## unified_computing_system
module unified_computing_system (
    input      [15:0] d_a,           
    input      [15:0] d_b,           
    input      [1:0]  op_code,       
    input             clk,
    input             rstn,
    input             en_a,           
    input             en_b,           
    input             en_result,      
    input             cin,            
    input             bin,            
    output reg [31:0] result,         
    output reg [15:0] remainder,      
    output reg        cout,           
    output reg        bout,           
    output reg        overflow_flag,  
    output reg        error_flag      
);
Settings: LEC_CHECK=0, ABC_AREA=1, CAP_MARGIN=20, CELL_PAD_IN_SITES_GLOBAL_PLACEMENT=1, CORE_ASPECT_RATIO=0.5, CORE_MARGIN=2, CORE_UTILIZATION=25, CTS_CLUSTER_DIAMETER=374, CTS_CLUSTER_SIZE=100, GPL_ROUTABILITY_DRIVEN=0, PLACE_DENSITY=0.81, SLEW_MARGIN=0, TNS_END_PERCENT=5; clock period 45.5 ns.
run.sh (not shown) runs the stock make flow with config.mk's settings and CLKGATE_MAP_FILE=.
The baseline completed with no timing, DRC or antenna violations.
Then changed:
- CELL_PAD_IN_SITES_GLOBAL_PLACEMENT: 1 -> unset
- CORE_ASPECT_RATIO: 0.5 -> unset
- CORE_UTILIZATION: 25 -> 40
- CTS_CLUSTER_DIAMETER: 374 -> unset
- CTS_CLUSTER_SIZE: 100 -> unset
- PLACE_DENSITY: 0.81 -> unset
- SLEW_MARGIN: 0 -> 20
- TNS_END_PERCENT: 5 -> unset
- clock period: 45.5 -> 26.0 ns (I/O delays scaled with it)
The new run went through all stages and came out clean. Sequential share of layout area decreases by 0.44 points. Count of clock-buffer cells in the layout increases by 1. Setup slack got worse by 14 ns.
Then changed:
- GPL_ROUTABILITY_DRIVEN: 0 -> unset
- MAX_ROUTING_LAYER: unset -> met4
- PLACE_DENSITY_LB_ADDON: unset -> 0.17
What happened: Clock-buffer cell count does not change. Cell area goes down by 0.78%. Die size does not change. Final cell count is lower by about 0.33%.
Then changed:
- CORE_ASPECT_RATIO: unset -> 1.91
- CORE_UTILIZATION: 40 -> 30
- CTS_CLUSTER_DIAMETER: unset -> 396
- CTS_CLUSTER_SIZE: unset -> 100
- PLACE_DENSITY_LB_ADDON: 0.17 -> unset
- SETUP_SLACK_MARGIN: unset -> -0.83
- SLEW_MARGIN: 20 -> 5
- TNS_END_PERCENT: unset -> 5
The new run completed with no timing, DRC or antenna violations.
Maximum frequency barely changes.
Cell area barely changes.
Via count climbs by 1.1%.
Sequential cell count does not change.
Clock skew climbs by 0.0035 ns.
Utilization drops by 12 points.
Sequential share of layout area stays flat.
Then changed:
- CELL_PAD_IN_SITES_DETAIL_PLACEMENT: unset -> 0
- CELL_PAD_IN_SITES_GLOBAL_PLACEMENT: unset -> 1
- CORE_ASPECT_RATIO: 1.91 -> 0.54
- CORE_MARGIN: 2 -> 4
- CORE_UTILIZATION: 30 -> 41
- CTS_CLUSTER_DIAMETER: 396 -> unset
- CTS_CLUSTER_SIZE: 100 -> unset
- MAX_ROUTING_LAYER: met4 -> met5
- PLACE_DENSITY_LB_ADDON: unset -> 0.13
- SETUP_SLACK_MARGIN: -0.83 -> -0.27
- SLEW_MARGIN: 5 -> 20
- TNS_END_PERCENT: 5 -> unset
After rerunning: Via count is lower by 0.53%; worst hold slack gets better by 0.0041 ns; die size is lower by 24%; sequential cell count is unchanged; wire length is higher by 3.8%; sequential share of layout area is lower by 0.11 points; non-clock buffer count is higher by 7.

The RTL this note starts from:
==> flow/design.v <==
module subtractor_16bits(
    input [15:0] a,
    input [15:0] b,
    input bin,
    output [15:0] diff,
    output bout
);
    assign {bout, diff} = a - b - bin;
endmodule
module adder_16bits(
    input [15:0] a,
    input [15:0] b,
    input cin,
    output [15:0] sum,
    output cout
);
    assign {cout, sum} = a + b + cin;
endmodule
module multiplier_16bits(
    input [15:0] a,
    input [15:0] b,
    output [31:0] product
);
    assign product = a * b;
endmodule
module divider_16bits(
    input [15:0] dividend,
    input [15:0] divisor,
    output [15:0] quotient,
    output [15:0] remainder
);
    assign quotient = dividend / divisor;
    assign remainder = dividend % divisor;
endmodule
module dff_16bit (
    input      [15:0] d,
    input             clk,
    input             rstn,
    input             en,
    output reg [15:0] q
);
    always @(posedge clk) begin
        if (!rstn)
            q <= 16'b0;
        else if (en)
            q <= d;
    end
endmodule
module unified_computing_system (
    input      [15:0] d_a,           
    input      [15:0] d_b,           
    input      [1:0]  op_code,       
    input             clk,
    input             rstn,
    input             en_a,           
    input             en_b,           
    input             en_result,      
    input             cin,            
    input             bin,            
    output reg [31:0] result,         
    output reg [15:0] remainder,      
    output reg        cout,           
    output reg        bout,           
    output reg        overflow_flag,  
    output reg        error_flag      
);
    wire [15:0] q_a;            
    wire [15:0] q_b;            
    wire [15:0] sum_result;
    wire        sum_cout;
    wire [15:0] diff_result;
    wire        diff_bout;
    wire [31:0] product_result;
    wire [15:0] quotient_result;
    wire [15:0] remainder_result;
    reg [31:0] temp_result;
    reg [15:0] temp_remainder;
    reg        temp_cout;
    reg        temp_bout;
    reg        temp_overflow;
    reg        temp_error;
    dff_16bit register_a_inst (
        .d   (d_a),
        .clk (clk),
        .rstn(rstn),
        .en  (en_a),
        .q   (q_a)
    );
    dff_16bit register_b_inst (
        .d   (d_b),
        .clk (clk),
        .rstn(rstn),
        .en  (en_b),
        .q   (q_b)
    );
    adder_16bits adder_inst (
        .a   (q_a),
        .b   (q_b),
        .cin (cin),
        .sum (sum_result),
        .cout(sum_cout)
    );
    subtractor_16bits subtractor_inst (
        .a    (q_a),
        .b    (q_b),
        .bin  (bin),
        .diff (diff_result),
        .bout (diff_bout)
    );
    multiplier_16bits multiplier_inst (
        .a      (q_a),
        .b      (q_b),
        .product(product_result)
    );
    divider_16bits divider_inst (
        .dividend (q_a),
        .divisor  (q_b),
        .quotient (quotient_result),
        .remainder(remainder_result)
    );
    always @(*) begin
        temp_result = 32'b0;
        temp_remainder = 16'b0;
        temp_cout = 1'b0;
        temp_bout = 1'b0;
        temp_overflow = 1'b0;
        temp_error = 1'b0;
        case(op_code)
            2'b00: begin  
                temp_result = {16'b0, sum_result};
                temp_cout = sum_cout;
                if ((q_a[15] == q_b[15]) && (sum_result[15] != q_a[15])) begin
                    temp_overflow = 1'b1;
                end
            end
            2'b01: begin  
                temp_result = {16'b0, diff_result};
                temp_bout = diff_bout;
                if ((q_a[15] != q_b[15]) && (diff_result[15] != q_a[15])) begin
                    temp_overflow = 1'b1;
                end
            end
            2'b10: begin  
                temp_result = product_result;
                if (product_result[31:16] != 16'b0 && 
                    product_result[31:16] != 16'hFFFF) begin
                    temp_overflow = 1'b1;
                end
            end
            2'b11: begin  
                if (q_b == 16'b0) begin  
                    temp_result = 32'b0;
                    temp_error = 1'b1;
                end else begin
                    temp_result = {16'b0, quotient_result};  
                    temp_remainder = remainder_result;
                end
            end
            default: begin
            end
        endcase
    end
    always @(posedge clk) begin
        if (!rstn) begin
            result <= 32'b0;
            remainder <= 16'b0;
            cout <= 1'b0;
            bout <= 1'b0;
            overflow_flag <= 1'b0;
            error_flag <= 1'b0;
        end
        else if (en_result) begin
            result <= temp_result;
            remainder <= temp_remainder;
            cout <= temp_cout;
            bout <= temp_bout;
            overflow_flag <= temp_overflow;
            error_flag <= temp_error;
        end
    end
endmodule
export LEC_CHECK = 0
export ABC_AREA = 1
export CAP_MARGIN = 20
export CORE_MARGIN = 2
export CORE_UTILIZATION = 66
export CTS_CLUSTER_DIAMETER = 147
export CTS_CLUSTER_SIZE = 97
export PLACE_DENSITY = 0.39
export SETUP_SLACK_MARGIN = -1.42
export SLEW_MARGIN = 20
export TNS_END_PERCENT = 15
create_clock -name core_clock -period 14.4 [get_ports {clk}]
The baseline never finished: it broke off in global routing (5_1_grt), error GRT-0232.
==> next run, changes <==
Settings changed: ABC_AREA 1 to unset, CORE_UTILIZATION 66 to 40, CTS_CLUSTER_DIAMETER 147 to unset, CTS_CLUSTER_SIZE 97 to unset, PLACE_DENSITY 0.39 to unset, SETUP_SLACK_MARGIN -1.42 to unset, TNS_END_PERCENT 15 to unset.
Clock period 14.4 ns to 26.0 ns, I/O delays scaled along.
Now the flow completed without violations.
Die size increases by 55%.
Synthesized cell count fell by 17%.
Area after synthesis went down by 5.0%.
==> next run, changes <==
Settings changed: ABC_AREA set to 1, CELL_PAD_IN_SITES_DETAIL_PLACEMENT set to 0, CELL_PAD_IN_SITES_GLOBAL_PLACEMENT set to 1, CORE_ASPECT_RATIO set to 0.54, CORE_MARGIN 2 to 4, CORE_UTILIZATION 40 to 41, MAX_ROUTING_LAYER set to met5, PLACE_DENSITY_LB_ADDON set to 0.06.
After rerunning:
- clock skew shrinks by 5.1 ps
- utilization shrinks by 0.35 points
- first-iteration DRC count grows by 12%
- via count grows by 2.3%
- critical path depth grows by 100
- cell area grows by 1.8%
==> next run, changes <==
Settings changed: ABC_AREA 1 to unset, CELL_PAD_IN_SITES_DETAIL_PLACEMENT 0 to unset, CELL_PAD_IN_SITES_GLOBAL_PLACEMENT 1 to unset, CORE_ASPECT_RATIO 0.54 to unset, CORE_MARGIN 4 to 2, CORE_UTILIZATION 41 to 12, MAX_ROUTING_LAYER met5 to unset, PLACE_DENSITY_LB_ADDON 0.06 to unset.
Clock period 26.0 ns to 33.5 ns, I/O delays scaled along.
What happened: The new run finished clean; hold slack improves by 8.3 ps; design area decreases by 5.6%; global-route usage decreases by 19 points; utilization decreases by 36 points; routed wire length decreases by 3.1%; via count decreases by 8.1%; non-clock buffer count decreases by 118; final cell count increases by 22%; first-iteration DRC count decreases by 24%.
==> next run, changes <==
Settings changed: ABC_AREA set to 1, CORE_UTILIZATION 12 to 67, CTS_CLUSTER_SIZE set to 97.
Clock period 33.5 ns to 30.0 ns, I/O delays scaled along.
The changed run finished with timing, DRC and antenna clean.
Final area falls by 5.6%.
Core utilization rises by 58 points.
Setup slack gains 610 ps.
Die size goes down by 81%.

oak:
// unified_computing_system: RTL as listed in full above, without the edits since
Settings: LEC_CHECK=0, CAP_MARGIN=0, CORE_ASPECT_RATIO=0.72, CORE_MARGIN=2, CORE_UTILIZATION=72, CTS_CLUSTER_DIAMETER=203, CTS_CLUSTER_SIZE=78, SETUP_SLACK_MARGIN=3.33, SLEW_MARGIN=20; clock period 14.1 ns.
oak: DPL-0033 in clock tree synthesis -> run aborted
Here is what was changed in the inputs of pine compared with oak.
Settings: PLACE_DENSITY: unset -> 0.38; CORE_ASPECT_RATIO: 0.72 -> unset; CAP_MARGIN: 0 -> 40; CTS_CLUSTER_SIZE: 78 -> 34.
==> results <==
pine never completed, since it errored out during global routing. Comparing pine with oak, the placed instance count came out essentially unchanged. | gate count of the mapped netlist | oak vs pine | ≈ equal |. Comparing pine against oak, there is no change at all in number of flops mapped to enable cells by yosys. [pine] pre-placement core utilization rose 0.34 points relative to oak. As far as sequential fraction of the synthesis area goes, oak and pine are indistinguishable; the numbers are identical.
Setup changes, pine to birch
Settings: PLACE_DENSITY no longer set, was 0.38; CORE_UTILIZATION now 40, was 72; SETUP_SLACK_MARGIN no longer set, was 3.33; CAP_MARGIN now 20, was 40; CTS_CLUSTER_SIZE no longer set, was 34; CTS_CLUSTER_DIAMETER no longer set, was 203; the clock period (ns, I/O delays scaled along) now 25.9, was 14.1.
==> comparison <==
Across pine and birch, a clean result was obtained everywhere but in pine.
No final results exist for pine, since it was stopped by error GRT-0116 during global routing.
Compared to pine, birch has post-CTS resize count 62% lower.
Yosys stat chip area came out exactly the same in pine and birch.
Reported for pine and birch, synthesized cell count turned out identical to the last digit.
On post-detailed-placement cell area: birch sits below pine.
birch: post-CTS setup repair buffer count 67 below pine
### birch -> maple
Settings: a change of CORE_UTILIZATION from 40 to 65; a change of the clock period (ns, I/O delays scaled along) from 25.9 to 21.2.
--- outcome ---
FAIL: maple; every other run in maple and birch is clean
Diff birch -> maple | global-route usage | increase of 22 points
maple vs birch, worst setup path startpoint: register_b_inst.q[14] vs register_b_inst.q[15]
Number of cells traversed by the worst hold path: maple vs birch down 1
Compare maple and birch | total wire length lower: birch
Relative to birch, maple degrades via count.
Here is what was changed in the inputs of cedar compared with maple.
Settings: PLACE_DENSITY_LB_ADDON now 0.07, previously not set; CORE_UTILIZATION now 68, was 65; TNS_END_PERCENT now 5, previously not set; the clock period (ns, I/O delays scaled along) now 26.0, was 21.2.
[summary]
Of maple and cedar, none finishes clean. What the final checks of cedar revealed, after a flow that finished every stage, was a layout that fails on setup timing. maple: complete, dirty (setup timing). Summary: with maple as the reference, length of routed met3 wiring in cedar moved down by more than a quarter. Last element of the critical path: remainder[4] -> cedar, remainder[9] -> maple. maple and cedar ended up with nearly the same hold slack. maple → cedar: register-to-register slack rose 5.36 ns, relative area change from synthesis to final layout fell 17 points. Compared with maple, in cedar global-route usage over all layers fell 6.8 points, fmax now larger, post-layout instance area down 3500 um^2. cedar vs. maple: share of final layout cell area taken by clock buffers and inverters level, utilization went down 8.1 points, multi-input combinational cell area fell by about 3%. When cedar is set beside maple, its worst-case setup margin in the final layout turns out to be 5.36 ns larger.
